==> flow/design.v <==
module if_stage (
    input  wire        clk,
    input  wire        rst_n,
    input  wire        stall,
    input  wire        branch_taken,
    input  wire [18:0] branch_target,
    output reg         ibus_valid,
    output reg  [18:0] ibus_addr,
    input  wire [18:0] ibus_rdata,
    output reg  [18:0] pc,
    output reg  [18:0] instruction
);
    always @(posedge clk or negedge rst_n) begin
        if (!rst_n) begin
            pc          <= 19'd0;
            ibus_valid  <= 1'b0;
        end
        else if (!stall) begin
            pc <= branch_taken ? branch_target : pc + 19'd1;
            ibus_valid <= 1'b1;
            ibus_addr  <= pc;
        end
    end
    always @(posedge clk or negedge rst_n) begin
        if (!rst_n)
            instruction <= 19'd0;
        else if (ibus_valid)
            instruction <= ibus_rdata;
    end
endmodule
module id_stage(
    input [18:0] instruction,
    output [4:0] opcode,
    output [2:0] rd,
    output [2:0] rs1,
    output [2:0] rs2,
    output [14:0] immediate,
    output reg [1:0] prediction
);
    assign opcode = instruction[18:14];
    assign rd = instruction[13:11];
    assign rs1 = instruction[10:8];
    assign rs2 = instruction[7:5];
    assign immediate = instruction[14:0];
    always @(*) begin
        case(opcode)
            5'b01010, 5'b01011, 5'b01100: prediction = 2'b10;  
            default: prediction = 2'b00;  
        endcase
    end
endmodule
module regfile(
    input clk,
    input [2:0] rd_addr,
    input [2:0] rs1_addr,
    input [2:0] rs2_addr,
    input [18:0] wb_data,
    input reg_write,
    output [18:0] rs1_data,
    output [18:0] rs2_data
);
    reg [18:0] registers [0:7];
    always @(posedge clk) begin
        if (reg_write && rd_addr != 0)
            registers[rd_addr] <= wb_data;
    end
    assign rs1_data = (rs1_addr == 3'd0) ? 19'd0 : registers[rs1_addr];
    assign rs2_data = (rs2_addr == 3'd0) ? 19'd0 : registers[rs2_addr];
endmodule
module alu(
    input [4:0] opcode,
    input [18:0] operand_a,
    input [18:0] operand_b,
    output reg [18:0] result,
    output reg zero_flag,
    output reg div_by_zero
);
    always @(*) begin
        result = 19'd0;
        div_by_zero = 1'b0;
        case(opcode)
            5'b00000: result = operand_a + operand_b;
            5'b00001: result = operand_a - operand_b;
            5'b00010: result = operand_a * operand_b;
            5'b00011: begin
                div_by_zero = (operand_b == 0);
                result = (operand_b == 0) ? 19'h7FFFF : operand_a / operand_b;
            end
            5'b00100: result = operand_a & operand_b;
            5'b00101: result = operand_a | operand_b;
            5'b00110: result = operand_a ^ operand_b;
            5'b00111: result = ~operand_a;
            5'b01000: result = operand_a + 1;
            5'b01001: result = operand_a - 1;
        endcase
        zero_flag = (result == 0);
    end
endmodule
module cpu_core (
    input  wire        clk,
    input  wire        rst_n,
    output reg         bus_valid,
    output reg         bus_write,
    output reg  [18:0] bus_addr,
    output reg  [18:0] bus_wdata,
    input  wire [18:0] bus_rdata
);
    wire [18:0] if_pc;
    wire [18:0] if_instr;
    wire [4:0]  opcode;
    wire [2:0]  rd, rs1, rs2;
    wire [14:0] imm;
    wire [18:0] rs1_data, rs2_data;
    wire [18:0] alu_result;
    wire        zero_flag;
    wire        div_by_zero;
    wire [18:0] wb_data;
    wire        reg_write;
    wire is_load  = (opcode == 5'b01000);
    wire is_store = (opcode == 5'b01001);
    wire mem_access = is_load | is_store;
    if_stage ifs (
        .clk(clk),
        .rst_n(rst_n),
        .stall(mem_access),           
        .branch_taken(1'b0),
        .branch_target(19'd0),
        .ibus_valid(),                
        .ibus_addr(),                 
        .ibus_rdata(bus_rdata),
        .pc(if_pc),
        .instruction(if_instr)
    );
    id_stage id (
        .instruction(if_instr),
        .opcode(opcode),
        .rd(rd),
        .rs1(rs1),
        .rs2(rs2),
        .immediate(imm),
        .prediction()
    );
    regfile rf (
        .clk(clk),
        .rd_addr(rd),
        .rs1_addr(rs1),
        .rs2_addr(rs2),
        .wb_data(wb_data),
        .reg_write(reg_write),
        .rs1_data(rs1_data),
        .rs2_data(rs2_data)
    );
    alu alu_u (
        .opcode(opcode),
        .operand_a(rs1_data),
        .operand_b(rs2_data),
        .result(alu_result),
        .zero_flag(zero_flag),
        .div_by_zero(div_by_zero)
    );
always @(*) begin
    bus_valid = mem_access;
    bus_write = is_store;
    bus_addr  = alu_result;
    bus_wdata = rs2_data;
end
    assign wb_data =
        (is_load)  ? bus_rdata :
                     alu_result;
    assign reg_write = ~is_store & ~is_load;
endmodule
==> flow/run.sh <==
#!/bin/bash
# the make line also repeats each setting of config.mk as NAME=value (left out here)
make -C /OpenROAD-flow-scripts/flow DESIGN_CONFIG=/design/flow/config.mk WORK_HOME=/design/flow/orfs CLKGATE_MAP_FILE= finish
==> flow/config.mk <==
export PLATFORM = sky130hd
export DESIGN_NAME = cpu_core
export DESIGN_NICKNAME = cpu_core
export VERILOG_FILES = /design/flow/design.v
export SDC_FILE = /design/flow/constraint.sdc
export NUM_CORES = 4
export LEC_CHECK = 0
export ABC_AREA = 1
export CAP_MARGIN = 20
export CORE_ASPECT_RATIO = 1.73
export CORE_MARGIN = 9
export CORE_UTILIZATION = 49
export CTS_CLUSTER_DIAMETER = 289
export CTS_CLUSTER_SIZE = 98
export HOLD_SLACK_MARGIN = 0.18
export PLACE_DENSITY = 0.44
export SETUP_SLACK_MARGIN = -2.0
export SLEW_MARGIN = 20
export TNS_END_PERCENT = 5
==> flow/constraint.sdc <==
create_clock -name core_clock -period 45.0 [get_ports {clk}]
set_input_delay 9.0000 -clock core_clock [delete_from_list [all_inputs] [get_ports {clk}]]
set_output_delay 9.0000 -clock core_clock [all_outputs]
set_load 0.01 [all_outputs]
==> results of run 1 <==
## per-layer routing
metal,vias to the layer above,routed length (um),GRT usage (%)
met1,12100,33300,31.5
li1,12100,-,-
met2,924,51000,58.0
met5,-,13,0
met3,375,5100,3.59
met4,2,8820,23.5
## stage by stage
step / power [mW] / std cells
final: 1.55 / 4567
after global routing: 1.70 / 4567
after CTS: 1.47 / 4525
after detailed placement: 1.30 / 4492
after global placement: 1.28 / 4492
after floorplan: 0.978 / 3669
## what timing repair did
item	4_1_cts	5_1_grt
endpoints found under the hold margin	0	0
buffers inserted	0	51
gates resized	0	148
hold buffers	0	0
endpoints found under the setup margin	0	2
## cell type report
type                    instances  area [sq um]  share of cell area (%)
clock buffers                  28           637                    2.12
clock inverters                 5          55.1                   0.183
inverters                     624          2370                    7.88
multi-input cells            2755         18600                    61.8
flip-flops and latches        167          4950                    16.4
well taps                     672           841                    2.79
repair buffers                316          2650                    8.79
==> ci_impl_report.md, run 1 <==
### Yosys + OpenROAD results

| Metric | Value |
|---|---|
| Worst setup path start | ifs.instruction[5] |
| Yosys warning tally | 5 |
| EDFF count, synth | between 150 and 200 |
| Commonest cells post-synth | 1000 x nand2_1, 605 x inv_1, 314 x ha_1 |
| Clk buf depth | 3 |
| Combinational Power Share | between 70% and 80% |
| N_diodes | 0 |
| # DRC | 0 |
| P_comb | roughly 1.2 mW |
| Top-count cell post-synth | nand2_1 |
| Vias per cell | around 5.6 |
| Crit path depth | 295 |
| Die Size | between 60000 and 70000 sq um |
| Violation count after the first detailed-route iteration | roughly 1700 |
| Critical path class | flop to output port |
| Initial antenna violation count | 1 |
| Total grt overflow | 0 |
| IO Pins | a little over 60 |
| Sw frac | between 50% and 60% |
| Max-area cell share | 17.6% |
| Routed WL | 98.2 mm |
| Hold depth | 2 |
| Area leader, netlist | edfxtp_1 |
| Synth Cell Area | roughly 26000 sq um |
| Synth Register Bits | 167 |
| Slew Limit Fails | 0 |
| Adder Share, Synth | 24.7% |
| Slowest-stage cell, CP | dfrtp_4 |
| R2R Path End | rf.registers[2][0] |
| Cells after Synth | roughly 3700 |
| Synth Seq Share | between 10% and 20% |
| Worst Skew | approximately 0.02 ns |
| R2R Setup Slk | 9.65 ns |
| Largest net degree at the start of global routing | 84 |
| Relative slew slack | approximately 23% |
| Starting Density | approximately 50% |
| Worst-path clk slew | around 0.06 ns |
| Maximum VDD drop | ~54 uV |
| Nets | between 4000 and 5000 |
| Commonest register cell after synthesis | edfxtp_1 |
| Final-layout worst hold slack | approximately 0.53 ns |
| Hold Path Origin | ifs.instruction[18] |
| Yosys cell count | 3651 |
| Critical path endpoint category | output port |
| First-pass GRT wire length | about 150 mm |
| Family with the most delay on the worst path | simple AND/OR/NAND/NOR gates |
| Sw Pwr | roughly 0.79 mW |
| Final Worst Setup Slack | roughly 0.98 ns |
| Critical path endpoint | bus_addr[0] |
| Launching point of the worst reg2reg path | ifs.instruction[5] |
| CP max FO | 22 |
| Worst setup SP type | flop |
| Final Instance Area | ~30000 sq um |
| Post-DRT Antenna Nets | 0 |
| Sink Count | approximately 170 |
| Final period utilization | between 90% and 100% |
| Die Y | around 320 um |
| CTS tree | done |
| Reg power frac | about an eighth |
| Post-Route Utilization | 57.7% |
| Cell Pwr Density | between 50 and 60 nW/um^2 |
| DR WL/cell | 21.5 um |
| Mux area share | 0% |
| Total core area | 52200 sq um |
| Worst-Skew Late Latency | 0.49 ns |
| Max power group | combinational cells |
| Vias in the first global route | 25500 |
| Cell internal pwr | around 0.77 mW |
| CTS H-tree depth | 4 |
| Yosys simple share | 25.1% |
| Die width | between 150 and 200 um |
| Main logic family | simple AND/OR/NAND/NOR gates |
| Num CTS Buffers | 25 |
| Row count | around 110 |
| Setup Viol. Count Final | 0 |
| Slew of the pin with the lowest slew margin | roughly 1.2 ns |
| First-pass DRT Iterations | 5 |
| Max Cap Viol | 0 |
| Post-Place Setup Slack | -0.798 ns |
| Fill cells | approximately 5100 |
| Total GRT Usage | between 30% and 40% |
| Total number of vias | between 20000 and 30000 |
| Cell mode on critical path | nand2_1 |
| Top area cell types | edfxtp_1 18%, ha_1 15%, nand2_1 14% |
| Hold Path End | ifs.instruction[18] |
| Crit path required time | 36.00 ns |
| Number of OpenROAD warnings | 53 |
| Root Buffer | clkbuf_16 |
| Seq power | roughly 0.19 mW |
| Port buffer count | about 60 |
| XOR/XNOR Area Share | around 5.2% |
| Post-Syn Area per Cell | 7.11 sq um |
| Yosys Chip Area | about 26000 sq um |
| Distinct lib cells | 65 |
| Status | complete, no violations |
| Clock share of power | a little over a tenth |
| Aoi share | 14.1% |
| Placed cell areas | 28500 sq um |
| Power Clock | 0.166 mW |
| CP Buf/Inv Count | 36 |
| CP Data Arrival Time | 35.02 ns |
| Gpl congestion | around 0.99 |
| P&R area growth vs syn | 16.0% |
| Tmin final | about 44 ns |
| Async S/R FF share, synth | between 8 and 9% |
| Fin. Hold Viols | 0 |
| Fmax | 0.0227 GHz |
| Worst Hold Class | flop to flop |
| R2R depth | a little under 300 |
| Leak pwr | roughly 16 nW |
| Hpwl dp | approximately 76 mm |
| TNS Setup | 0 ns |
| Worst path max stage delay | 0.55 ns |
==> run 2: changes to the inputs <==
- ABC_AREA: 1 -> default
- CORE_ASPECT_RATIO: 1.73 -> default
- CORE_MARGIN: 9 -> 2
- CORE_UTILIZATION: 49 -> 58
- CTS_CLUSTER_DIAMETER: 289 -> default
- CTS_CLUSTER_SIZE: 98 -> default
- HOLD_SLACK_MARGIN: 0.18 -> default
- PLACE_DENSITY: 0.44 -> default
- clock period: 45.0 -> 35.7 ns (I/O delays scaled with it)
==> ci_impl_report.md, run 2 <==
### Yosys + OpenROAD results

| Metric | Value |
|---|---|
| Clk buf depth | 2 |
| Max power group | combinational cells |
| Slowest-stage cell, CP | mux4_2 |
| Power Clock | 0.183 mW |
| Worst path max stage delay | roughly 0.57 ns |
| Final period utilization | 112% |
| IO Pins | 61 |
| XOR/XNOR Area Share | slightly below 5% |
| Violation count after the first detailed-route iteration | between 4000 and 5000 |
| Fmax | roughly 0.025 GHz |
| EDFF count, synth | 143 |
| Commonest register cell after synthesis | edfxtp_1 |
| Relative slew slack | a little under 8% |
| Total GRT Usage | 47.8% |
| Worst Hold Class | flop to flop |
| Sink Count | 158 |
| Largest net degree at the start of global routing | 47 |
| Critical path endpoint | bus_addr[0] |
| First-pass DRT Iterations | 10 |
| P_comb | about 2.7 mW |
| Die Y | 216 um |
| Post-Syn Area per Cell | between 8 and 9 sq um |
| Critical path class | flop to output port |
| Clock share of power | 5.9% |
| Total grt overflow | 0 |
| Adder Share, Synth | roughly 25% |
| Row count | between 70 and 80 |
| Yosys warning tally | 5 |
| Status | complete, but fails checks |
| # DRC | 0 |
| Slew of the pin with the lowest slew margin | around 1.4 ns |
| Vias in the first global route | slightly below 30000 |
| Num CTS Buffers | 17 |
| Combinational Power Share | between 80 and 90% |
| Distinct lib cells | between 90 and 100 |
| Synth Seq Share | 17.9% |
| Cell Pwr Density | ~86 nW/um^2 |
| Root Buffer | clkbuf_16 |
| Crit path depth | between 150 and 200 |
| Worst Skew | approximately 0.018 ns |
| P&R area growth vs syn | 37.5% |
| RSZ-0062 raised after global routing | true |
| Starting Density | 58.9% |
| R2R depth | roughly 160 |
| Hpwl dp | between 80 and 90 mm |
| CTS H-tree depth | 4 |
| Worst setup path start | ifs.instruction[5] |
| Yosys simple share | between 10% and 20% |
| Critical path endpoint category | output port |
| Final Instance Area | roughly 36000 sq um |
| Cell internal pwr | about 1.6 mW |
| Die Size | roughly 47000 sq um |
| CP max FO | 8 |
| CTS tree | done |
| Routed WL | 118 mm |
| Initial antenna violation count | 4 |
| Hold depth | 1 |
| Maximum VDD drop | around 200 uV |
| Fill cells | around 2800 |
| Violated checks | negative setup slack |
| TNS Setup | -8.19 ns |
| Final Worst Setup Slack | -4.43 ns |
| Final-layout worst hold slack | between 0.6 and 0.7 ns |
| Total core area | between 40000 and 50000 sq um |
| Commonest cells post-synth | 314 x ha_1, 298 x nand2_1, 254 x inv_1 |
| R2R Setup Slk | ~2.6 ns |
| Leak pwr | ~16 nW |
| Port buffer count | about 60 |
| Yosys Chip Area | approximately 26000 sq um |
| Worst-path clk slew | ~0.07 ns |
| Nets | between 4000 and 5000 |
| Sw frac | just under 50% |
| Top area cell types | edfxtp_1 16%, ha_1 15%, fa_1 9.5% |
| Hold Path End | ifs.instruction[8] |
| Synth Register Bits | ~160 |
| Placed cell areas | between 30000 and 40000 sq um |
| Area leader, netlist | edfxtp_1 |
| Max Cap Viol | 0 |
| Slew Limit Fails | 0 |
| Synth Cell Area | ~26000 sq um |
| Sw Pwr | approximately 1.5 mW |
| Reg power frac | under 10% |
| Mux area share | under 10% |
| Seq power | 0.238 mW |
| Aoi share | between 20 and 25% |
| Post-Route Utilization | between 80% and 90% |
| Vias per cell | approximately 7 |
| Setup Viol. Count Final | 3 |
| Top-count cell post-synth | ha_1 |
| Worst setup SP type | flop |
| Cell mode on critical path | buf_4 |
| Total number of vias | ~30000 |
| First-pass GRT wire length | between 150 and 200 mm |
| Hold Path Origin | ifs.instruction[8] |
| R2R Path End | rf.registers[1][0] |
| Fin. Hold Viols | 0 |
| Cells after Synth | between 3000 and 4000 |
| Post-DRT Antenna Nets | 0 |
| Worst-Skew Late Latency | about 0.45 ns |
| Gpl congestion | ~1.1 |
| Tmin final | 40.13 ns |
| Family with the most delay on the worst path | AND-OR/OR-AND gates |
| Async S/R FF share, synth | 9.49% |
| Main logic family | adder cells |
| CP Data Arrival Time | 32.99 ns |
| Die width | roughly 220 um |
| Launching point of the worst reg2reg path | ifs.instruction[5] |
| DR WL/cell | between 20 and 30 um |
| Crit path required time | between 20 and 30 ns |
| Number of OpenROAD warnings | approximately 56 |
| Yosys cell count | ~3000 |
| Max-area cell share | between 15 and 20% |
| CP Buf/Inv Count | 18 |
[run 2: layout make-up]
cell class	instances	area, sq um	area share, %
diodes	1	2.50	0.00698
clock buffers	18	429	1.20
clock inverters	14	150	0.419
inverters	261	983	2.74
multi-input cells	2486	21900	61.1
flip-flops and latches	158	4680	13.0
well taps	592	741	2.06
repair buffers	891	6990	19.5
[run 2: timing repair]
| action | 4_1_cts | 5_1_grt |
|---|---|---|
| setup endpoints to repair | 3 | 3 |
| cloned | 2 | 3 |
| resized | 68 | 196 |
| setup buffers | 21 | 55 |
| hold buffers | 0 | 0 |
| pin swaps | 31 | 139 |
[run 2: stage by stage]
step / total power, mW / cells / setup WS, ns
finish: 3.08 / 4421 / -4.43
global route: 3.27 / 4420 / -5.53
CTS: 2.86 / 4368 / -4.06
detailed placement: 2.62 / 4314 / -5.45
global placement: 2.54 / 4314 / -4.57
floorplan: 1.73 / 3032 / -2.90
[run 2: per-layer routing]
| metal | vias to the layer above | wire length (um) | GRT usage, % |
|---|---|---|---|
| li1 | 12700 | - | - |
| met1 | 14000 | 39600 | 56.3 |
| met2 | 2510 | 50600 | 74.2 |
| met3 | 834 | 16100 | 13.2 |
| met4 | 4 | 11600 | 37.1 |
| met5 | - | 25 | 0 |
==> run 3: changes to the inputs <==
- ABC_AREA: default -> 1
- CORE_UTILIZATION: 58 -> 72
- CTS_CLUSTER_DIAMETER: default -> 248
- CTS_CLUSTER_SIZE: default -> 80
- MAX_ROUTING_LAYER: default -> met4
- PLACE_DENSITY_LB_ADDON: default -> 0.04
- SETUP_SLACK_MARGIN: -2.0 -> 3.75
- TNS_END_PERCENT: 5 -> default
- clock period: 35.7 -> 25.0 ns (I/O delays scaled with it)
==> ci_impl_report.md, run 3 <==
### Yosys + OpenROAD results

| Metric | Value |
|---|---|
| Yosys simple share | 25.1% |
| Post-Syn Area per Cell | between 7 and 8 sq um |
| Main logic family | simple AND/OR/NAND/NOR gates |
| Top-count cell post-synth | nand2_1 |
| Synth Seq Share | a little under a fifth |
| Total core area | 35500 sq um |
| Die Y | ~190 um |
| Distinct lib cells | approximately 65 |
| Adder Share, Synth | around 25% |
| Hpwl dp | 76.5 mm |
| Commonest register cell after synthesis | edfxtp_1 |
| Async S/R FF share, synth | under 10% |
| Exit stage | clock tree synthesis |
| EDFF count, synth | roughly 150 |
| Commonest cells post-synth | 1000 x nand2_1, 605 x inv_1, 314 x ha_1 |
| Gpl congestion | 1.09 |
| Synth Cell Area | between 20000 and 30000 sq um |
| Row count | 69 |
| Synth Register Bits | approximately 170 |
| Die Size | roughly 38000 sq um |
| XOR/XNOR Area Share | about 5.2% |
| Area leader, netlist | edfxtp_1 |
| Cells after Synth | around 3700 |
| Placed cell areas | around 32000 sq um |
| Starting Density | about three quarters |
| Port buffer count | 60 |
| Mux area share | 0% |
| Status | stopped before the end |
| Yosys warning tally | 5 |
| Max-area cell share | between 15 and 20% |
| Post-Place Setup Slack | -16.25 ns |
| First Error | [ERROR DPL-0033] detailed placement checks failed during check placement. |
| Aoi share | 14.1% |
| Yosys cell count | roughly 3700 |
| Die width | about 190 um |
| Yosys Chip Area | between 20000 and 30000 sq um |
| IO Pins | 61 |
| Top area cell types | edfxtp_1 18%, ha_1 15%, nand2_1 14% |
-- run 3: per-stage QoR --
step / std cells / TNS, ns / hold slack [ns]
floorplan: 3669 / -225.42 / 0.465
global placement: 4736 / -216.00 / 0.494
detailed placement: 4736 / -352.20 / 0.511
==> run 4: changes to the inputs <==
- CORE_ASPECT_RATIO: default -> 0.78
- CORE_UTILIZATION: 72 -> 40
- CTS_CLUSTER_DIAMETER: 248 -> default
- CTS_CLUSTER_SIZE: 80 -> default
- GPL_ROUTABILITY_DRIVEN: default -> 1
- MAX_ROUTING_LAYER: met4 -> default
- PLACE_DENSITY_LB_ADDON: 0.04 -> 0.16
- SETUP_SLACK_MARGIN: 3.75 -> 5.0
- TNS_END_PERCENT: default -> 75
- clock period: 25.0 -> 37.6 ns (I/O delays scaled with it)
==> ci_impl_report.md, run 4 <==
### Yosys + OpenROAD results

| Metric | Value |
|---|---|
| Die width | between 200 and 300 um |
| Root Buffer | clkbuf_16 |
| Final period utilization | 111% |
| Mux area share | 0% |
| Worst-Skew Late Latency | approximately 0.45 ns |
| Flop area | between 4000 and 5000 sq um |
| Relative slew slack | 16.2% |
| Fill cells | just over 6000 |
| IO Pins | between 60 and 70 |
| Worst Skew | 0.0131 ns |
| Seq power | around 0.23 mW |
| Clk buf depth | 2 |
| Total GRT Usage | between 20% and 30% |
| Worst path max stage delay | approximately 0.6 ns |
| Synth Cell Area | 25900 sq um |
| Critical path endpoint | bus_addr[0] |
| Placed cell areas | ~32000 sq um |
| Launching point of the worst reg2reg path | ifs.instruction[5] |
| P_comb | between 1.5 and 2 mW |
| CTS tree | done |
| Hold Path End | ifs.instruction[18] |
| Violation count after the first detailed-route iteration | about 2500 |
| Nets | around 5000 |
| Yosys simple share | 25.1% |
| First-pass GRT wire length | around 150 mm |
| Post-DRT Antenna Nets | 0 |
| Num CTS Buffers | 17 |
| Total grt overflow | 0 |
| Largest net degree at the start of global routing | 37 |
| Yosys Chip Area | approximately 26000 sq um |
| XOR/XNOR Area Share | between 5 and 6% |
| R2R Setup Slk | approximately 3.4 ns |
| Final Instance Area | between 30000 and 40000 sq um |
| Critical path class | flop to output port |
| DR WL/cell | around 19 um |
| # DRC | 0 |
| Family with the most delay on the worst path | AND-OR/OR-AND gates |
| Post-Syn Area per Cell | between 7 and 8 sq um |
| RSZ-0062 raised after global routing | true |
| Initial antenna violation count | 0 |
| Top area cell types | edfxtp_1 18%, ha_1 15%, nand2_1 14% |
| CTS H-tree depth | 4 |
| Hold bufs inserted after CTS | 0 |
| Adder Share, Synth | about 25% |
| Combinational Power Share | a little over 80% |
| Area leader, netlist | edfxtp_1 |
| Vias in the first global route | 25200 |
| CP Data Arrival Time | between 30 and 40 ns |
| Commonest cells post-synth | 1000 x nand2_1, 605 x inv_1, 314 x ha_1 |
| Leak pwr | between 15 and 20 nW |
| Commonest register cell after synthesis | edfxtp_1 |
| Cell mode on critical path | nand2_2 |
| Gpl congestion | about 0.97 |
| Synth Seq Share | a little under a fifth |
| Hpwl dp | slightly above 70 mm |
| Max Cap Viol | 0 |
| Max power group | combinational cells |
| Slew Limit Fails | 0 |
| Fmax | roughly 0.024 GHz |
| Slew of the pin with the lowest slew margin | 1.23 ns |
| N_diodes | 0 |
| EDFF count, synth | about 150 |
| Aoi share | between 10% and 20% |
| Vias per cell | roughly 5 |
| Sw frac | between 40% and 50% |
| Fin. Hold Viols | 0 |
| Power Clock | approximately 0.17 mW |
| Port buffer count | approximately 60 |
| Worst-path clk slew | roughly 0.07 ns |
| Critical path endpoint category | output port |
| Status | complete, but fails checks |
| Crit path required time | between 30 and 40 ns |
| Cell internal pwr | 1.18 mW |
| Cells after Synth | 3651 |
| Worst setup SP type | flop |
| Cell Pwr Density | about 63 nW/um^2 |
| Slowest-stage cell, CP | dfrtp_4 |
| Worst Hold Class | flop to flop |
| Final Worst Setup Slack | -4.04 ns |
| Die Y | ~230 um |
| Main logic family | simple AND/OR/NAND/NOR gates |
| Synth Register Bits | between 150 and 200 |
| Max-area cell share | 17.6% |
| CP Buf/Inv Count | 58 |
| Row count | 82 |
| Yosys warning tally | 5 |
| Clock share of power | 7.7% |
| P&R area growth vs syn | 36.4% |
| Violated checks | negative setup slack |
| Setup Viol. Count Final | 3 |
| Die Size | 66900 sq um |
| First-pass DRT Iterations | 5 |
| Top-count cell post-synth | nand2_1 |
| Routed WL | roughly 99 mm |
| Final std cells w/o fill | 5292 |
| Final-layout worst hold slack | slightly below 0.6 ns |
| Distinct lib cells | 65 |
| Tmin final | ~42 ns |
| Total core area | 64200 sq um |
| R2R Path End | rf.registers[4][0] |
| Crit path depth | between 200 and 300 |
| Yosys cell count | between 3000 and 4000 |
| Sw Pwr | ~1.1 mW |
| R2R depth | roughly 290 |
| Async S/R FF share, synth | under 10% |
| Worst setup path start | ifs.instruction[5] |
| Sink Count | between 150 and 200 |
| Hold Path Origin | ifs.instruction[18] |
| Starting Density | between 40% and 50% |
| Reg power frac | around a tenth |
| Number of OpenROAD warnings | roughly 54 |
| CP max FO | 16 |
| TNS Setup | -6.93 ns |
| Hold depth | 2 |
| Gate Area | around 20000 sq um |
| Total number of vias | between 20000 and 30000 |
| DP Cell Count | 5076 |
| Maximum VDD drop | between 90 and 100 uV |
[run 4: repair_timing]
item | in CTS | in global routing
cloned | 0 | 1
resized | 100 | 231
pin swaps | 109 | 231
setup buffers | 117 | 67
setup endpoints to repair | 21 | 30
[run 4: per-layer routing]
metal	track usage [%]	vias to the layer above	wire length, um
met5	0	-	0
met4	7.72	0	2920
met3	4.79	144	8980
met2	42.2	1089	40200
met1	43.7	12500	46500
li1	-	13300	-
[run 4: final cells by class]
cell class                      instances  area share, %
Timing Repair Buffer                  875           19.6
Sequential cell                       167           14.0
Inverter                              624           6.72
Clock inverter                         14          0.399
Multi-Input combinational cell       2755           55.2
Tap cell                              840           2.97
Clock buffer                           17           1.20
[run 4: stage by stage]
stage               total power, mW  setup slack (ns)  util (%)
global route                   2.44             -6.67      55.1
finish                         2.23             -4.04      55.1
floorplan                      1.21             -3.07         -
CTS                            2.08             -3.11      52.8
detailed placement             1.80             -4.15      50.1
global placement               1.79             -3.23      50.1
==> run 5: changes to the inputs <==
- CORE_ASPECT_RATIO: 0.78 -> default
- CORE_UTILIZATION: 40 -> 69
- CTS_CLUSTER_DIAMETER: default -> 240
- CTS_CLUSTER_SIZE: default -> 98
- GPL_ROUTABILITY_DRIVEN: 1 -> default
- PLACE_DENSITY: default -> 0.37
- PLACE_DENSITY_LB_ADDON: 0.16 -> default
- SETUP_SLACK_MARGIN: 5.0 -> default
- TNS_END_PERCENT: 75 -> default
- clock period: 37.6 -> 43.2 ns (I/O delays scaled with it)
==> ci_impl_report.md, run 5 <==
### Yosys + OpenROAD results

| Metric | Value |
|---|---|
| Yosys warning tally | 5 |
| Yosys cell count | approximately 3700 |
| Main logic family | simple AND/OR/NAND/NOR gates |
| Synth Register Bits | approximately 170 |
| First Error | [ERROR GRT-0232] Routing congestion too high. Check the congestion heatmap in the GUI. |
| Total GRT Usage | a little over two thirds |
| Mux area share | 0% |
| Post-Syn Area per Cell | 7.11 sq um |
| Total grt overflow | 8 |
| Placed cell areas | around 28000 sq um |
| XOR/XNOR Area Share | around 5.2% |
| Top-count cell post-synth | nand2_1 |
| Cells after Synth | between 3000 and 4000 |
| Top area cell types | edfxtp_1 18%, ha_1 15%, nand2_1 14% |
| Yosys Chip Area | approximately 26000 sq um |
| Total core area | between 30000 and 40000 sq um |
| Max-area cell share | between 15 and 20% |
| Aoi share | between 10% and 20% |
| Commonest cells post-synth | 1000 x nand2_1, 605 x inv_1, 314 x ha_1 |
| Num CTS Buffers | 17 |
| Die width | between 150 and 200 um |
| Synth Seq Share | about a fifth |
| Yosys simple share | between 20% and 30% |
| Synth Cell Area | approximately 26000 sq um |
| Area leader, netlist | edfxtp_1 |
| Distinct lib cells | about 65 |
| CTS H-tree depth | 4 |
| Hpwl dp | about 67 mm |
| Async S/R FF share, synth | approximately 9.0% |
| Hold bufs inserted after CTS | 0 |
| Adder Share, Synth | 24.7% |
| Commonest register cell after synthesis | edfxtp_1 |
| Row count | 71 |
| Sink Count | 167 |
| Status | stopped before the end |
| Die Y | between 150 and 200 um |
| Exit stage | global routing |
| Die Size | about 39000 sq um |
| Gpl congestion | roughly 1.1 |
| EDFF count, synth | about 150 |
| Root Buffer | clkbuf_16 |
| IO Pins | between 60 and 70 |
| Clk buf depth | 2 |
| Port buffer count | about 60 |
| Starting Density | roughly 70% |
## run 5: per-layer routing
metal / GRT overflow / global-route usage [%]
met2: 2 / 90.1
met5: 0 / 29.6
met1: 1 / 71.2
met4: 5 / 67.7
met3: 0 / 50.9
## run 5: per-stage QoR
stage / setup WS [ns] / TNS (ns) / std cells / total power, mW / hold WS [ns]
after floorplan: 0.108 / 0 / 3669 / 1.02 / 0.465
after global placement: 0.354 / 0 / 4271 / 1.26 / 0.498
after detailed placement: -1.71 / -2.13 / 4271 / 1.32 / 0.501
after CTS: 0.00247 / 0 / 4407 / 1.58 / 0.519
## run 5: repair_timing
item                       in CTS
gates cloned                    5
buffers inserted               99
setup endpoints to repair       2
pin swaps                      96
resized                       161
==> run 6: changes to the inputs <==
- ABC_AREA: 1 -> default
- CORE_UTILIZATION: 69 -> 66
- CTS_CLUSTER_DIAMETER: 240 -> default
- CTS_CLUSTER_SIZE: 98 -> default
- PLACE_DENSITY: 0.37 -> default
- SETUP_SLACK_MARGIN: default -> -1.96
- clock period: 43.2 -> 37.9 ns (I/O delays scaled with it)
==> ci_impl_report.md, run 6 <==
### Yosys + OpenROAD results

| Metric | Value |
|---|---|
| Status | stopped before the end |
| Exit stage | global routing |
| First Error | [ERROR GRT-0232] Routing congestion too high. Check the congestion heatmap in the GUI. |
| Yosys Chip Area | between 20000 and 30000 sq um |
| Aoi share | 21.6% |
| XOR/XNOR Area Share | between 4 and 5% |
| Post-Syn Area per Cell | around 8.6 sq um |
| Commonest cells post-synth | 314 x ha_1, 298 x nand2_1, 254 x inv_1 |
| Distinct lib cells | approximately 99 |
| IO Pins | about 60 |
| Total core area | a little under 40000 sq um |
| Top-count cell post-synth | ha_1 |
| Mux area share | about a tenth |
| Total grt overflow | 15 |
| Max-area cell share | 16.5% |
| Hpwl dp | 86.3 mm |
| Root Buffer | clkbuf_16 |
| Cells after Synth | 3023 |
| Synth Cell Area | roughly 26000 sq um |
| Sink Count | 158 |
| Row count | around 72 |
| Adder Share, Synth | between 20% and 30% |
| Yosys cell count | 3023 |
| Starting Density | between 60 and 70% |
| EDFF count, synth | 143 |
| Top area cell types | edfxtp_1 16%, ha_1 15%, fa_1 9.5% |
| Post-Place Setup Slack | -4.06 ns |
| Num CTS Buffers | 17 |
| CTS H-tree depth | 4 |
| Placed cell areas | about 33000 sq um |
| Commonest register cell after synthesis | edfxtp_1 |
| Yosys warning tally | 5 |
| Port buffer count | around 60 |
| Clk buf depth | 2 |
| Gpl congestion | between 1 and 1.5 |
| Total GRT Usage | about 69% |
| Synth Seq Share | 17.9% |
| Die width | about 200 um |
| Yosys simple share | 15.5% |
| Die Size | between 40000 and 50000 sq um |
| Synth Register Bits | around 160 |
| Area leader, netlist | edfxtp_1 |
| Async S/R FF share, synth | a little under a tenth |
| Die Y | 203 um |
| Main logic family | adder cells |
[run 6: layer usage]
| metal | global-route usage, % | GRT overflow |
|---|---|---|
| met3 | 49.5 | 0 |
| met1 | 70.2 | 0 |
| met5 | 24.8 | 0 |
| met2 | 89.3 | 3 |
| met4 | 65.4 | 12 |
[run 6: what timing repair did]
| item | in CTS |
|---|---|
| gates cloned | 2 |
| gates resized | 72 |
| pin swaps | 33 |
| setup endpoints to repair | 2 |
| setup buffers | 31 |
| hold buffers | 0 |
[run 6: stage by stage]
stage	utilization, %	cells	total power [mW]
floorplan	-	3032	1.60
global placement	84.8	4231	2.34
CTS	87.7	4295	2.67
detailed placement	84.8	4231	2.44
==> run 7: changes to the inputs <==
- ABC_AREA: default -> 1
- CELL_PAD_IN_SITES_DETAIL_PLACEMENT: default -> 2
- CELL_PAD_IN_SITES_GLOBAL_PLACEMENT: default -> 3
- CORE_ASPECT_RATIO: default -> 0.93
- CORE_UTILIZATION: 66 -> 62
- CTS_CLUSTER_DIAMETER: default -> 343
- GPL_ROUTABILITY_DRIVEN: default -> 1
- GPL_TIMING_DRIVEN: default -> 0
- HOLD_SLACK_MARGIN: default -> -0.06
- MIN_ROUTING_LAYER: default -> met1
- SETUP_SLACK_MARGIN: -1.96 -> 2.5
- SLEW_MARGIN: 20 -> 30
- TNS_END_PERCENT: default -> 55
- clock period: 37.9 -> 43.2 ns (I/O delays scaled with it)
==> ci_impl_report.md, run 7 <==
### Yosys + OpenROAD results

| Metric | Value |
|---|---|
| Status | stopped before the end |
| Exit stage | global placement without I/O |
| First Error | [ERROR GPL-0301] Utilization 144.331 % exceeds 100%. |
| Starting Density | 62.6% |
| Aoi share | around 14% |
| Max-area cell share | 17.6% |
| Yosys Chip Area | ~26000 sq um |
| Async S/R FF share, synth | under 10% |
| XOR/XNOR Area Share | under 10% |
| Synth Cell Area | roughly 26000 sq um |
| Adder Share, Synth | ~25% |
| Post-Syn Area per Cell | between 7 and 8 sq um |
| Die Size | about 43000 sq um |
| Synth Seq Share | approximately a fifth |
| Mux area share | 0% |
| Distinct lib cells | 65 |
| Main logic family | simple AND/OR/NAND/NOR gates |
| Die Y | 201 um |
| Total core area | around 41000 sq um |
| Row count | between 70 and 80 |
| Top-count cell post-synth | nand2_1 |
| EDFF count, synth | between 150 and 200 |
| Cells after Synth | approximately 3700 |
| Top area cell types | edfxtp_1 18%, ha_1 15%, nand2_1 14% |
| Synth Register Bits | approximately 170 |
| Yosys simple share | around 25% |
| Area leader, netlist | edfxtp_1 |
| Yosys warning tally | 5 |
| Commonest register cell after synthesis | edfxtp_1 |
| Yosys cell count | about 3700 |
| Die width | about 220 um |
| Commonest cells post-synth | 1000 x nand2_1, 605 x inv_1, 314 x ha_1 |
==> run 8: changes to the inputs <==
- CELL_PAD_IN_SITES_DETAIL_PLACEMENT: 2 -> default
- CELL_PAD_IN_SITES_GLOBAL_PLACEMENT: 3 -> default
- CORE_ASPECT_RATIO: 0.93 -> default
- CORE_UTILIZATION: 62 -> 72
- CTS_CLUSTER_DIAMETER: 343 -> default
- CTS_CLUSTER_SIZE: default -> 15
- GPL_ROUTABILITY_DRIVEN: 1 -> default
- GPL_TIMING_DRIVEN: 0 -> default
- HOLD_SLACK_MARGIN: -0.06 -> default
- MIN_ROUTING_LAYER: met1 -> default
- PLACE_DENSITY_LB_ADDON: default -> 0.0
- SETUP_SLACK_MARGIN: 2.5 -> default
- SLEW_MARGIN: 30 -> 20
- TNS_END_PERCENT: 55 -> default
- clock period: 43.2 -> 9.63 ns (I/O delays scaled with it)
==> ci_impl_report.md, run 8 <==
### Yosys + OpenROAD results

| Metric | Value |
|---|---|
| Top-count cell post-synth | nand2_1 |
| Port buffer count | ~60 |
| Area leader, netlist | edfxtp_1 |
| Max-area cell share | between 10% and 20% |
| Status | stopped before the end |
| Yosys Chip Area | 25900 sq um |
| Total core area | between 30000 and 40000 sq um |
| Yosys cell count | around 3700 |
| Async S/R FF share, synth | about 9% |
| Hpwl dp | a little under 80 mm |
| Row count | roughly 70 |
| Aoi share | approximately 14% |
| Yosys simple share | ~25% |
| Top area cell types | edfxtp_1 18%, ha_1 15%, nand2_1 14% |
| Die Size | 37600 sq um |
| Mux area share | 0% |
| Starting Density | between 70% and 80% |
| XOR/XNOR Area Share | between 5 and 6% |
| Distinct lib cells | between 60 and 70 |
| Cells after Synth | between 3000 and 4000 |
| Main logic family | simple AND/OR/NAND/NOR gates |
| Post-Syn Area per Cell | roughly 7.1 sq um |
| Placed cell areas | between 30000 and 40000 sq um |
| Die width | 194 um |
| Synth Seq Share | a little under a fifth |
| Gpl congestion | between 1 and 1.5 |
| IO Pins | around 61 |
| Synth Cell Area | around 26000 sq um |
| Die Y | a little under 200 um |
| Yosys warning tally | 5 |
| Adder Share, Synth | 24.7% |
| EDFF count, synth | around 150 |
| Exit stage | clock tree synthesis |
| Commonest register cell after synthesis | edfxtp_1 |
| Synth Register Bits | about 170 |
| First Error | [ERROR DPL-0038] Utilization greater than 100%, impossible to legalize |
| Commonest cells post-synth | 1000 x nand2_1, 605 x inv_1, 314 x ha_1 |
[run 8: metrics by stage]
| stage | setup WS, ns | power, mW | cells |
|---|---|---|---|
| global placement | -25.25 | 6.82 | 4779 |
| detailed placement | -28.87 | 7.38 | 4779 |
| floorplan | -25.40 | 4.72 | 3669 |
==> run 9: changes to the inputs <==
- ABC_AREA: 1 -> default
- CORE_UTILIZATION: 72 -> 61
- CTS_CLUSTER_SIZE: 15 -> default
- PLACE_DENSITY_LB_ADDON: 0.0 -> default
- clock period: 9.63 -> 24.7 ns (I/O delays scaled with it)
==> ci_impl_report.md, run 9 <==
### Yosys + OpenROAD results

| Metric | Value |
|---|---|
| Row count | 75 |
| Starting Density | between 60% and 70% |
| Cells after Synth | between 3000 and 4000 |
| First Error | [ERROR GRT-0116] Global routing finished with congestion. Check the congestion regions in the DRC Viewer. |
| Placed cell areas | between 30000 and 40000 sq um |
| DP Cell Count | 4327 |
| CTS H-tree depth | 4 |
| Clk buf depth | 2 |
| Main logic family | adder cells |
| Total GRT Usage | between 60 and 70% |
| IO Pins | 61 |
| Die Size | 44400 sq um |
| Yosys Chip Area | between 20000 and 30000 sq um |
| Top area cell types | edfxtp_1 16%, ha_1 15%, fa_1 9.5% |
| Num CTS Buffers | 17 |
| Top-count cell post-synth | ha_1 |
| Synth Register Bits | about 160 |
| Root Buffer | clkbuf_16 |
| Die width | between 200 and 250 um |
| Yosys warning tally | 5 |
| Status | stopped before the end |
| Total core area | between 40000 and 50000 sq um |
| Distinct lib cells | just under 100 |
| Async S/R FF share, synth | a little under a tenth |
| Aoi share | between 20 and 25% |
| Max-area cell share | between 10% and 20% |
| Post-Place Setup Slack | -14.12 ns |
| XOR/XNOR Area Share | between 4 and 5% |
| Sink Count | ~160 |
| Synth Seq Share | 17.9% |
| Total grt overflow | 8 |
| Exit stage | global routing |
| Hpwl dp | a little under 90 mm |
| Area leader, netlist | edfxtp_1 |
| Adder Share, Synth | between 20 and 25% |
| Synth Cell Area | 26100 sq um |
| Commonest cells post-synth | 314 x ha_1, 298 x nand2_1, 254 x inv_1 |
| Die Y | 211 um |
| Yosys simple share | 15.5% |
| Gpl congestion | 1.11 |
| Commonest register cell after synthesis | edfxtp_1 |
| Yosys cell count | ~3000 |
| Post-Syn Area per Cell | about 8.6 sq um |
| EDFF count, synth | approximately 140 |
| Mux area share | under 10% |
| Port buffer count | ~60 |
run 9: what timing repair did:
action,CTS
pin swaps,137
resized,248
hold buffers,0
buffers inserted,114
endpoints found under the setup margin,45
gates cloned,5
run 9: layer usage:
metal	GRT usage, %	GRT overflow
met1	64.4	0
met2	85.8	3
met3	33.9	0
met4	54.8	5
met5	7.12	0
==> run 10: changes to the inputs <==
- ABC_AREA: default -> 1
- CORE_UTILIZATION: 61 -> 72
- CTS_CLUSTER_DIAMETER: default -> 208
- CTS_CLUSTER_SIZE: default -> 98
- PLACE_DENSITY_LB_ADDON: default -> 0.02
- TNS_END_PERCENT: default -> 5
- clock period: 24.7 -> 25.5 ns (I/O delays scaled with it)
==> ci_impl_report.md, run 10 <==
### Yosys + OpenROAD results

| Metric | Value |
|---|---|
| Area leader, netlist | edfxtp_1 |
| Synth Register Bits | between 150 and 200 |
| First Error | [ERROR GRT-0116] Global routing finished with congestion. Check the congestion regions in the DRC Viewer. |
| Post-Place Setup Slack | -15.69 ns |
| Total core area | 35500 sq um |
| Hold bufs inserted after CTS | 0 |
| Total GRT Usage | 87.7% |
| Top area cell types | edfxtp_1 18%, ha_1 15%, nand2_1 14% |
| XOR/XNOR Area Share | under 10% |
| Die width | around 190 um |
| Post-Syn Area per Cell | between 7 and 8 sq um |
| Synth Seq Share | around a fifth |
| Distinct lib cells | roughly 65 |
| Starting Density | 73.1% |
| Sink Count | ~170 |
| Die Y | roughly 190 um |
| Total grt overflow | 481 |
| Clk buf depth | 2 |
| Yosys Chip Area | between 20000 and 30000 sq um |
| EDFF count, synth | around 150 |
| Status | stopped before the end |
| Port buffer count | approximately 60 |
| Root Buffer | clkbuf_16 |
| Commonest cells post-synth | 1000 x nand2_1, 605 x inv_1, 314 x ha_1 |
| Commonest register cell after synthesis | edfxtp_1 |
| IO Pins | 61 |
| Adder Share, Synth | 24.7% |
| DP Cell Count | about 4700 |
| Max-area cell share | between 10% and 20% |
| Main logic family | simple AND/OR/NAND/NOR gates |
| Num CTS Buffers | 17 |
| Cells after Synth | 3651 |
| Yosys simple share | around a quarter |
| Mux area share | 0% |
| Row count | between 60 and 70 |
| Exit stage | global routing |
| Aoi share | between 10% and 20% |
| Synth Cell Area | ~26000 sq um |
| Async S/R FF share, synth | around 9% |
| Top-count cell post-synth | nand2_1 |
| Die Size | approximately 38000 sq um |
| Yosys cell count | roughly 3700 |
| Hpwl dp | 75.1 mm |
| Yosys warning tally | 5 |
| Gpl congestion | ~1.1 |
| CTS H-tree depth | 4 |
==> run 10: per-layer routing <==
metal / GRT overflow / global-route usage [%]
met1: 31 / 85.4
met2: 272 / 100
met3: 29 / 78.0
met4: 146 / 90.5
met5: 3 / 51.3
==> run 10: timing repair <==
action                                  in CTS
gates cloned                                 1
pin swaps                                  125
buffers inserted                           143
endpoints found under the setup margin      56
gates resized                              191
==> run 10: through the flow <==
stage | utilization, % | area, sq um | TNS (ns)
4_1_cts | 96.1 | 34100 | -261.13
3_5_place_dp | 89.5 | 31800 | -335.41
3_3_place_gp | 89.5 | 31800 | -211.19
2_1_floorplan | - | 26300 | -214.40
==> run 11: changes to the inputs <==
- CORE_ASPECT_RATIO: default -> 0.5
- CORE_UTILIZATION: 72 -> 40
- CTS_CLUSTER_DIAMETER: 208 -> 335
- CTS_CLUSTER_SIZE: 98 -> 93
- HOLD_SLACK_MARGIN: default -> -0.09
- PLACE_DENSITY_LB_ADDON: 0.02 -> default
- SETUP_SLACK_MARGIN: default -> 0.82
- SLEW_MARGIN: 20 -> 0
- clock period: 25.5 -> 45.0 ns (I/O delays scaled with it)
==> ci_impl_report.md, run 11 <==
### Yosys + OpenROAD results

| Metric | Value |
|---|---|
| WL met2 | around 43 mm |
| Hold Path Origin | ifs.instruction[18] |
| IO Pins | 61 |
| Total GRT Usage | a little over a quarter |
| Clock share of power | 8.9% |
| Total grt overflow | 0 |
| Slew Limit Fails | 0 |
| Cell mode on critical path | nand2_2 |
| Final-layout worst hold slack | between 0.4 and 0.5 ns |
| Worst-path clk slew | 0.07 ns |
| Distinct lib cells | roughly 65 |
| Die Y | roughly 180 um |
| Synth Register Bits | ~170 |
| Combinational Power Share | 79.1% |
| Critical path endpoint category | output port |
| CTS tree | done |
| Root Buffer | clkbuf_16 |
| Reg power frac | about an eighth |
| WL met3 | around 6.3 mm |
| Starting Density | between 40 and 50% |
| Crit path required time | ~36 ns |
| Async S/R FF share, synth | between 8 and 9% |
| Top area cell types | edfxtp_1 18%, ha_1 15%, nand2_1 14% |
| Row count | 65 |
| Post-Syn Area per Cell | 7.11 sq um |
| Fin. Hold Viols | 0 |
| Critical path class | flop to output port |
| Max-area cell share | roughly 18% |
| Family with the most delay on the worst path | AND-OR/OR-AND gates |
| Yosys Chip Area | around 26000 sq um |
| Cell Pwr Density | between 50 and 60 nW/um^2 |
| Pwr Total | approximately 1.6 mW |
| DR WL/cell | 19.4 um |
| Commonest cells post-synth | 1000 x nand2_1, 605 x inv_1, 314 x ha_1 |
| Slew of the pin with the lowest slew margin | around 1.1 ns |
| Fill cells | just over 6000 |
| Worst setup path start | ifs.instruction[5] |
| Hold depth | 2 |
| Main logic family | simple AND/OR/NAND/NOR gates |
| DP Cell Count | ~4700 |
| Final period utilization | 96.2% |
| Leak pwr | 16.3 nW |
| Mux area share | 0% |
| Cells after Synth | between 3000 and 4000 |
| Fmax | ~0.023 GHz |
| EDFF count, synth | around 150 |
| Total number of vias | ~26000 |
| Adder Share, Synth | between 20% and 30% |
| Relative slew slack | between 20% and 30% |
| Worst path max stage delay | slightly below 0.6 ns |
| Worst setup SP type | flop |
| Highest Signal Layer | met4 |
| Worst Skew | 0.00892 ns |
| Area leader, netlist | edfxtp_1 |
| Commonest register cell after synthesis | edfxtp_1 |
| Setup Viol. Count Final | 0 |
| Crit path depth | 295 |
| Vias per cell | roughly 5.3 |
| Synth Cell Area | between 20000 and 30000 sq um |
| Yosys simple share | about a quarter |
| Aoi share | 14.1% |
| Number of OpenROAD warnings | 52 |
| Seq power | a little under 0.2 mW |
| Maximum VDD drop | 40.0 uV |
| Hold Path End | ifs.instruction[18] |
| Launching point of the worst reg2reg path | ifs.instruction[5] |
| Worst Hold Class | flop to flop |
| CTS H-tree depth | 4 |
| # DRC | 0 |
| Max Cap Viol | 0 |
| Die width | between 300 and 400 um |
| Sw frac | between 50% and 60% |
| CP max FO | 11 |
| Worst-Skew Late Latency | approximately 0.44 ns |
| R2R Path End | rf.registers[2][0] |
| Tmin final | approximately 43 ns |
| Initial antenna violation count | 0 |
| Total core area | between 60000 and 70000 sq um |
| Final std cells w/o fill | between 4000 and 5000 |
| Status | complete, no violations |
| Vias in the first global route | 24100 |
| First-pass DRT Iterations | 6 |
| Synth Seq Share | between 10% and 20% |
| Port buffer count | approximately 60 |
| Sink Count | 167 |
| Max power group | combinational cells |
| Die Size | approximately 67000 sq um |
| N_diodes | 0 |
| Post-DRT Antenna Nets | 0 |
| R2R Setup Slk | roughly 10 ns |
| P_comb | 1.28 mW |
| TNS Setup | 0 ns |
| Nets | about 4400 |
| CP Buf/Inv Count | 32 |
| Critical path endpoint | bus_addr[0] |
| Top-count cell post-synth | nand2_1 |
| XOR/XNOR Area Share | about 5.2% |
| First-pass GRT wire length | 138 mm |
| Clk buf depth | 2 |
| Final Worst Setup Slack | approximately 1.7 ns |
| Sw Pwr | 0.806 mW |
| Num CTS Buffers | 17 |
| Routed WL | between 90 and 100 mm |
| RSZ-0062 raised after global routing | true |
| CP Data Arrival Time | 34.30 ns |
| Slowest-stage cell, CP | dfrtp_4 |
| Met1 Wirelength | approximately 41 mm |
| Yosys cell count | ~3700 |
| R2R depth | about 300 |
| Power Clock | around 0.14 mW |
| Post-Place Setup Slack | -0.878 ns |
| Cell internal pwr | 0.806 mW |
| Violation count after the first detailed-route iteration | 2432 |
| Gpl congestion | approximately 0.97 |
| Yosys warning tally | 5 |
| P&R area growth vs syn | 23.7% |
| Largest net degree at the start of global routing | roughly 63 |
| Hpwl dp | 67.3 mm |
-- run 11: timing repair --
| item | CTS | global route |
|---|---|---|
| setup endpoints to repair | 2 | 3 |
| hold buffers | 0 | 0 |
| cloned | 1 | 8 |
| endpoints found under the hold margin | 0 | 0 |
| resized | 98 | 300 |
| pin swaps | 52 | 231 |
| buffers inserted | 40 | 98 |
-- run 11: final cells by class --
class                      instances  area [sq um]  area share [%]
clock buffer                      20           447            1.39
clock inverter                    12           128           0.398
inverter                         624          2380            7.41
multi-input combinational       2755         19500            60.8
sequential                       167          4950            15.4
tap                              871          1090            3.40
timing repair buffer             400          3590            11.2
timing repair inverter             1          8.76          0.0273
-- run 11: metrics by stage --
step | util [%] | cell area [sq um]
global route | 50.5 | 32100
global placement | 44.7 | 28500
detailed placement | 44.9 | 28600
CTS | 46.9 | 29800
floorplan | - | 26000
finish | 50.5 | 32100
-- run 11: per-layer routing --
layer	vias to the layer above	global-route usage, %
li1	12300	-
met1	12200	36.8
met2	939	44.4
met3	191	3.24
met4	0	8.26
met5	-	0
==> run 12: changes to the inputs <==
- ABC_AREA: 1 -> default
- CORE_ASPECT_RATIO: 0.5 -> default
- CORE_UTILIZATION: 40 -> 70
- CTS_CLUSTER_DIAMETER: 335 -> 334
- CTS_CLUSTER_SIZE: 93 -> 41
- HOLD_SLACK_MARGIN: -0.09 -> default
- MAX_ROUTING_LAYER: default -> met4
- SETUP_SLACK_MARGIN: 0.82 -> 5.0
- SLEW_MARGIN: 0 -> 20
- TNS_END_PERCENT: 5 -> default
- clock period: 45.0 -> 42.2 ns (I/O delays scaled with it)
==> ci_impl_report.md, run 12 <==
### Yosys + OpenROAD results

| Metric | Value |
|---|---|
| Yosys warning tally | 5 |
| Yosys cell count | around 3000 |
| Mux area share | 9.58% |
| Total grt overflow | between 100 and 150 |
| Yosys Chip Area | between 20000 and 30000 sq um |
| Synth Cell Area | about 26000 sq um |
| Commonest register cell after synthesis | edfxtp_1 |
| Async S/R FF share, synth | 9.49% |
| Cells after Synth | 3023 |
| Placed cell areas | approximately 29000 sq um |
| DP Cell Count | 3575 |
| Starting Density | 71.1% |
| Hold bufs inserted after CTS | 0 |
| CTS H-tree depth | 4 |
| Port buffer count | 60 |
| Exit stage | global routing |
| Aoi share | between 20% and 30% |
| Status | stopped before the end |
| IO Pins | 61 |
| Sink Count | ~160 |
| Die Size | a little under 40000 sq um |
| XOR/XNOR Area Share | under 10% |
| Total core area | around 37000 sq um |
| Synth Seq Share | ~18% |
| Num CTS Buffers | 17 |
| Hpwl dp | around 73 mm |
| Synth Register Bits | ~160 |
| Main logic family | adder cells |
| EDFF count, synth | roughly 140 |
| Clk buf depth | 2 |
| Distinct lib cells | just under 100 |
| Post-Syn Area per Cell | 8.63 sq um |
| First Error | [ERROR GRT-0232] Routing congestion too high. Check the congestion heatmap in the GUI. |
| Yosys simple share | about 15% |
| Post-Place Setup Slack | -1.51 ns |
| Max-area cell share | about 16% |
| Root Buffer | clkbuf_16 |
| Top-count cell post-synth | ha_1 |
| Row count | around 70 |
| Gpl congestion | between 1 and 1.5 |
| Top area cell types | edfxtp_1 16%, ha_1 15%, fa_1 9.5% |
| Die Y | around 200 um |
| Adder Share, Synth | 24.6% |
| Commonest cells post-synth | 314 x ha_1, 298 x nand2_1, 254 x inv_1 |
| Area leader, netlist | edfxtp_1 |
| Die width | between 150 and 200 um |
| Total GRT Usage | between 80% and 90% |
[run 12: routing by layer]
metal	GRT overflow	GRT usage [%]
met3	11	70.1
met2	54	93.1
met5	-	-
met1	11	83.2
met4	33	73.5
[run 12: timing repair]
action	CTS
pin swaps	169
gates resized	257
setup endpoints to repair	4
setup buffers	159
gates cloned	5
[run 12: through the flow]
step,hold WS [ns],utilization (%)
after CTS,0.699,86.6
after detailed placement,0.670,78.3
after global placement,0.636,78.3
after floorplan,0.551,-
==> run 13: changes to the inputs <==
- ABC_AREA: default -> 1
- CORE_UTILIZATION: 70 -> 57
- CTS_CLUSTER_DIAMETER: 334 -> default
- CTS_CLUSTER_SIZE: 41 -> default
- MAX_ROUTING_LAYER: met4 -> default
- PLACE_DENSITY_LB_ADDON: default -> 0.11
- clock period: 42.2 -> 25.0 ns (I/O delays scaled with it)
==> ci_impl_report.md, run 13 <==
### Yosys + OpenROAD results

| Metric | Value |
|---|---|
| Status | complete, but fails checks |
| Violated checks | negative setup slack |
| Setup Viol. Count Final | roughly 47 |
| Port buffer count | roughly 60 |
| Launching point of the worst reg2reg path | ifs.instruction[5] |
| Seq power | ~0.35 mW |
| Starting Density | between 50% and 60% |
| RSZ-0062 raised after global routing | true |
| Nets | a little under 5000 |
| Worst path max stage delay | around 0.50 ns |
| Power Clock | 0.259 mW |
| Cell Pwr Density | slightly below 100 nW/um^2 |
| Slew of the pin with the lowest slew margin | ~1.3 ns |
| Synth Cell Area | 25900 sq um |
| Tmin final | approximately 40 ns |
| Routed WL | between 100 and 150 mm |
| Yosys cell count | approximately 3700 |
| Post-Syn Area per Cell | between 7 and 8 sq um |
| Relative slew slack | roughly an eighth |
| IO Pins | 61 |
| Number of OpenROAD warnings | 54 |
| Total core area | between 40000 and 50000 sq um |
| Worst setup path start | ifs.instruction[5] |
| Family with the most delay on the worst path | simple AND/OR/NAND/NOR gates |
| Final Worst Setup Slack | -16.10 ns |
| Total GRT Usage | roughly 41% |
| Clock share of power | ~7.4% |
| R2R Setup Slk | -11.35 ns |
| Final period utilization | 164% |
| Worst-Skew Late Latency | 0.44 ns |
| Worst-path clk slew | 0.07 ns |
| Cell mode on critical path | nand2_2 |
| DR WL/cell | roughly 21 um |
| Worst Skew | ~0.015 ns |
| Crit path depth | ~290 |
| CTS tree | done |
| CP Data Arrival Time | ~36 ns |
| Sw Pwr | approximately 1.7 mW |
| GR Util met2 | 71.4% |
| Critical path endpoint category | output port |
| Yosys Chip Area | 25900 sq um |
| Critical path class | flop to output port |
| Commonest cells post-synth | 1000 x nand2_1, 605 x inv_1, 314 x ha_1 |
| Clk buf depth | 2 |
| Final Instance Area | between 30000 and 40000 sq um |
| Yosys simple share | about a quarter |
| Hold depth | 2 |
| Hold Path End | ifs.instruction[16] |
| GR Util met3 | under 10% |
| R2R Path End | rf.registers[1][0] |
| # DRC | 0 |
| Gate Area | just under 20000 sq um |
| CP max FO | 18 |
| Sw frac | ~47% |
| Row count | approximately 78 |
| CP Buf/Inv Count | 45 |
| Fin. Hold Viols | 0 |
| P&R area growth vs syn | 38.4% |
| Critical path endpoint | bus_addr[0] |
| Root Buffer | clkbuf_16 |
| Leak pwr | roughly 19 nW |
| Post-Place Setup Slack | -14.84 ns |
| Flop area | 4950 sq um |
| Most used routing layer | met2 |
| EDFF count, synth | 152 |
| Die Size | 47200 sq um |
| Main logic family | simple AND/OR/NAND/NOR gates |
| Synth Seq Share | a little under a fifth |
| Worst Hold Class | flop to flop |
| Top area cell types | edfxtp_1 18%, ha_1 15%, nand2_1 14% |
| Gpl congestion | 0.990 |
| Maximum VDD drop | 120 uV |
| Slew Limit Fails | 0 |
| CTS H-tree depth | 4 |
| Num CTS Buffers | 17 |
| GRT met1 Usage | roughly 48% |
| Aoi share | 14.1% |
| Hpwl dp | 71.9 mm |
| Yosys warning tally | 5 |
| Total grt overflow | 0 |
| Largest net degree at the start of global routing | approximately 87 |
| Distinct lib cells | approximately 65 |
| Violation count after the first detailed-route iteration | approximately 3500 |
| Worst setup SP type | flop |
| Fill cells | 3016 |
| Post-DRT Antenna Nets | 0 |
| Crit path required time | ~20 ns |
| Total number of vias | 29900 |
| Cells after Synth | 3651 |
| Initial antenna violation count | 3 |
| Top-count cell post-synth | nand2_1 |
| Combinational Power Share | between 80% and 90% |
| Mux area share | 0% |
| Adder Share, Synth | between 20 and 25% |
| Hold Path Origin | ifs.instruction[16] |
| Commonest register cell after synthesis | edfxtp_1 |
| Reg power frac | roughly 10% |
| First-pass GRT wire length | 151 mm |
| Die Y | 217 um |
| Cell internal pwr | 1.85 mW |
| Vias in the first global route | between 20000 and 30000 |
| Slowest-stage cell, CP | dfrtp_4 |
| Max-area cell share | 17.6% |
| XOR/XNOR Area Share | 5.23% |
| P_comb | 2.90 mW |
| Placed cell areas | 32100 sq um |
| Area leader, netlist | edfxtp_1 |
| R2R depth | slightly below 300 |
| Die width | 217 um |
| Vias per cell | slightly below 6 |
| Synth Register Bits | around 170 |
| Max power group | combinational cells |
| Sink Count | between 150 and 200 |
| Async S/R FF share, synth | between 8 and 9% |
| Fmax | 0.0243 GHz |
| Max Cap Viol | 0 |
| First-pass DRT Iterations | 10 |
[run 13: routing by layer]
layer	wire length, um	share of wire, %	vias to the layer above
li1	-	-	13400
met1	37800	35	13900
met2	49400	46	1893
met3	10900	10	667
met4	8680	8.1	2
met5	13	0.012	-
[run 13: stage by stage]
stage / util (%) / power (mW) / TNS (ns) / hold slack (ns) / instances
5_1_grt: 79.4 / 3.74 / -426.50 / 0.601 / 5119
3_3_place_gp: 71.0 / 2.62 / -231.36 / 0.550 / 4860
2_1_floorplan: - / 1.82 / -225.42 / 0.465 / 3669
3_5_place_dp: 71.0 / 2.70 / -297.83 / 0.564 / 4861
4_1_cts: 76.2 / 3.20 / -224.94 / 0.575 / 5045
6_report: 79.4 / 3.50 / -349.01 / 0.573 / 5121
[run 13: area by class of cell]
cell class / instances / area share [%]
clock inverter: 14 / 0.415
inverter: 624 / 6.60
tap: 600 / 2.09
clock buffer: 18 / 1.20
antenna: 2 / 0.0139
multi-input combinational: 2756 / 55.0
timing repair buffer: 939 / 20.9
sequential: 167 / 13.8
timing repair inverter: 1 / 0.0244
[run 13: timing repair]
action                                  CTS  global route
hold buffers                              0             0
pin swaps                                93           254
cloned                                    2             2
endpoints found under the setup margin   66            74
setup buffers                           150            70
resized                                 164           209
==> run 14: changes to the inputs <==
- CORE_ASPECT_RATIO: default -> 0.5
- CORE_MARGIN: 2 -> 5
- CORE_UTILIZATION: 57 -> 64
- CTS_CLUSTER_DIAMETER: default -> 335
- CTS_CLUSTER_SIZE: default -> 93
- HOLD_SLACK_MARGIN: default -> 0.18
- PLACE_DENSITY: default -> 0.89
- PLACE_DENSITY_LB_ADDON: 0.11 -> default
- SETUP_SLACK_MARGIN: 5.0 -> -2.0
- SLEW_MARGIN: 20 -> 0
- TNS_END_PERCENT: default -> 5
- clock period: 25.0 -> 45.0 ns (I/O delays scaled with it)
==> ci_impl_report.md, run 14 <==
### Yosys + OpenROAD results

| Metric | Value |
|---|---|
| Status | complete, but fails checks |
| Violated checks | negative setup slack |
| Main logic family | simple AND/OR/NAND/NOR gates |
| Seq power | approximately 0.19 mW |
| Mux area share | 0% |
| EDFF count, synth | between 150 and 200 |
| Fmax | ~0.022 GHz |
| Sw Pwr | 0.800 mW |
| CP max FO | 21 |
| Worst-path clk slew | about 0.070 ns |
| Cell Pwr Density | around 52 nW/um^2 |
| Relative slew slack | between 10% and 20% |
| Reg power frac | around an eighth |
| Final period utilization | 102% |
| Total core area | between 40000 and 50000 sq um |
| Die Y | roughly 150 um |
| Final Worst Setup Slack | -1.02 ns |
| Pwr Total | 1.52 mW |
| Yosys cell count | about 3700 |
| Max power group | combinational cells |
| Power Clock | between 0.1 and 0.15 mW |
| Aoi share | about 14% |
| # DRC | 0 |
| Maximum VDD drop | between 40 and 50 uV |
| Max-area cell share | roughly 18% |
| Total GRT Usage | a little over a third |
| Cell internal pwr | about 0.72 mW |
| Critical path endpoint | bus_addr[0] |
| Row count | about 52 |
| Post-Syn Area per Cell | around 7.1 sq um |
| Worst-Skew Late Latency | 0.43 ns |
| Total grt overflow | 0 |
| Synth Cell Area | around 26000 sq um |
| Fin. Hold Viols | 0 |
| Slew of the pin with the lowest slew margin | around 1.3 ns |
| Clk buf depth | 2 |
| First-pass DRT Iterations | 9 |
| Slew Limit Fails | 0 |
| Setup Viol. Count Final | 1 |
| Adder Share, Synth | between 20% and 30% |
| Hpwl dp | approximately 63 mm |
| Max Cap Viol | 0 |
| Number of OpenROAD warnings | about 51 |
| TNS Setup | -1.02 ns |
| Num CTS Buffers | 17 |
| Final-layout worst hold slack | roughly 0.55 ns |
| Yosys simple share | between 20% and 30% |
| DR WL/cell | between 20 and 25 um |
| Die Size | about 45000 sq um |
| Distinct lib cells | approximately 65 |
| DP Cell Count | roughly 4300 |
| Root Buffer | clkbuf_16 |
| Routed WL | around 90 mm |
| Post-DRT Antenna Nets | 0 |
| Synth Seq Share | about a fifth |
| Gpl congestion | 1.04 |
| Hold depth | 2 |
| Worst setup SP type | flop |
| Initial antenna violation count | 1 |
| P&R area growth vs syn | 13.7% |
| Top-count cell post-synth | nand2_1 |
| Port buffer count | around 60 |
| Largest net degree at the start of global routing | around 50 |
| Cell mode on critical path | nand2_1 |
| P_comb | around 1.2 mW |
| CTS H-tree depth | 4 |
| Worst setup path start | ifs.instruction[5] |
| First-pass GRT wire length | approximately 130 mm |
| CP Data Arrival Time | 37.02 ns |
| Area leader, netlist | edfxtp_1 |
| Synth Register Bits | ~170 |
| Commonest cells post-synth | 1000 x nand2_1, 605 x inv_1, 314 x ha_1 |
| Crit path depth | between 200 and 300 |
| Yosys Chip Area | 25900 sq um |
| Yosys warning tally | 5 |
| Leak pwr | 15.4 nW |
| Final Instance Area | about 29000 sq um |
| Final std cells w/o fill | 4366 |
| Worst Skew | 0.0198 ns |
| Top area cell types | edfxtp_1 18%, ha_1 15%, nand2_1 14% |
| CTS tree | done |
| Die width | 295 um |
| Crit path required time | between 30 and 40 ns |
| R2R Path End | rf.registers[5][0] |
| Critical path endpoint category | output port |
| Slowest-stage cell, CP | dfrtp_4 |
| Clock share of power | ~8.8% |
| XOR/XNOR Area Share | roughly 5.2% |
| Vias in the first global route | around 25000 |
| Post-Route Utilization | around three quarters |
| IO Pins | roughly 61 |
| Worst path max stage delay | roughly 0.50 ns |
| Hold bufs inserted after CTS | 0 |
| Nets | roughly 4300 |
| Cells after Synth | between 3000 and 4000 |
| Vias per cell | about 6.2 |
| Family with the most delay on the worst path | simple AND/OR/NAND/NOR gates |
| Sink Count | between 150 and 200 |
| Post-Place Setup Slack | -1.33 ns |
| Tmin final | approximately 46 ns |
| Sw frac | a little over half |
| Violation count after the first detailed-route iteration | approximately 3500 |
| Placed cell areas | approximately 27000 sq um |
| Worst Hold Class | flop to flop |
| Hold Path Origin | ifs.instruction[18] |
| R2R Setup Slk | around 7.6 ns |
| Launching point of the worst reg2reg path | ifs.instruction[5] |
| Combinational Power Share | around four fifths |
| CP Buf/Inv Count | 31 |
| Starting Density | 64.5% |
| Commonest register cell after synthesis | edfxtp_1 |
| Async S/R FF share, synth | under 10% |
| Total number of vias | 26900 |
| Hold Path End | ifs.instruction[18] |
| R2R depth | 297 |
| Critical path class | flop to output port |
run 14: what timing repair did:
item | 4_1_cts | 5_1_grt
buffers inserted | 0 | 69
gates resized | 0 | 204
endpoints found under the hold margin | 0 | 0
setup endpoints to repair | 0 | 3
run 14: final cells by class:
class	instances	area (sq um)
Fill cell	2810	10700
Clock buffer	19	433
Multi-Input combinational cell	2759	18800
Timing Repair Buffer	240	2130
Antenna cell	2	5.00
Sequential cell	167	4950
Tap cell	540	676
Clock inverter	13	95.1
Timing Repair inverter	2	13.8
Inverter	624	2380
run 14: metal layers:
layer | track usage (%) | share of wire [%] | up-vias
li1 | - | - | 12000
met2 | 57.9 | 44 | 2060
met1 | 45.5 | 34 | 12200
met5 | 0 | 0.030 | -
met3 | 10.6 | 15 | 589
met4 | 17.2 | 7.0 | 4
Power figures rest on the tool's default switching activity, not on a simulated workload.
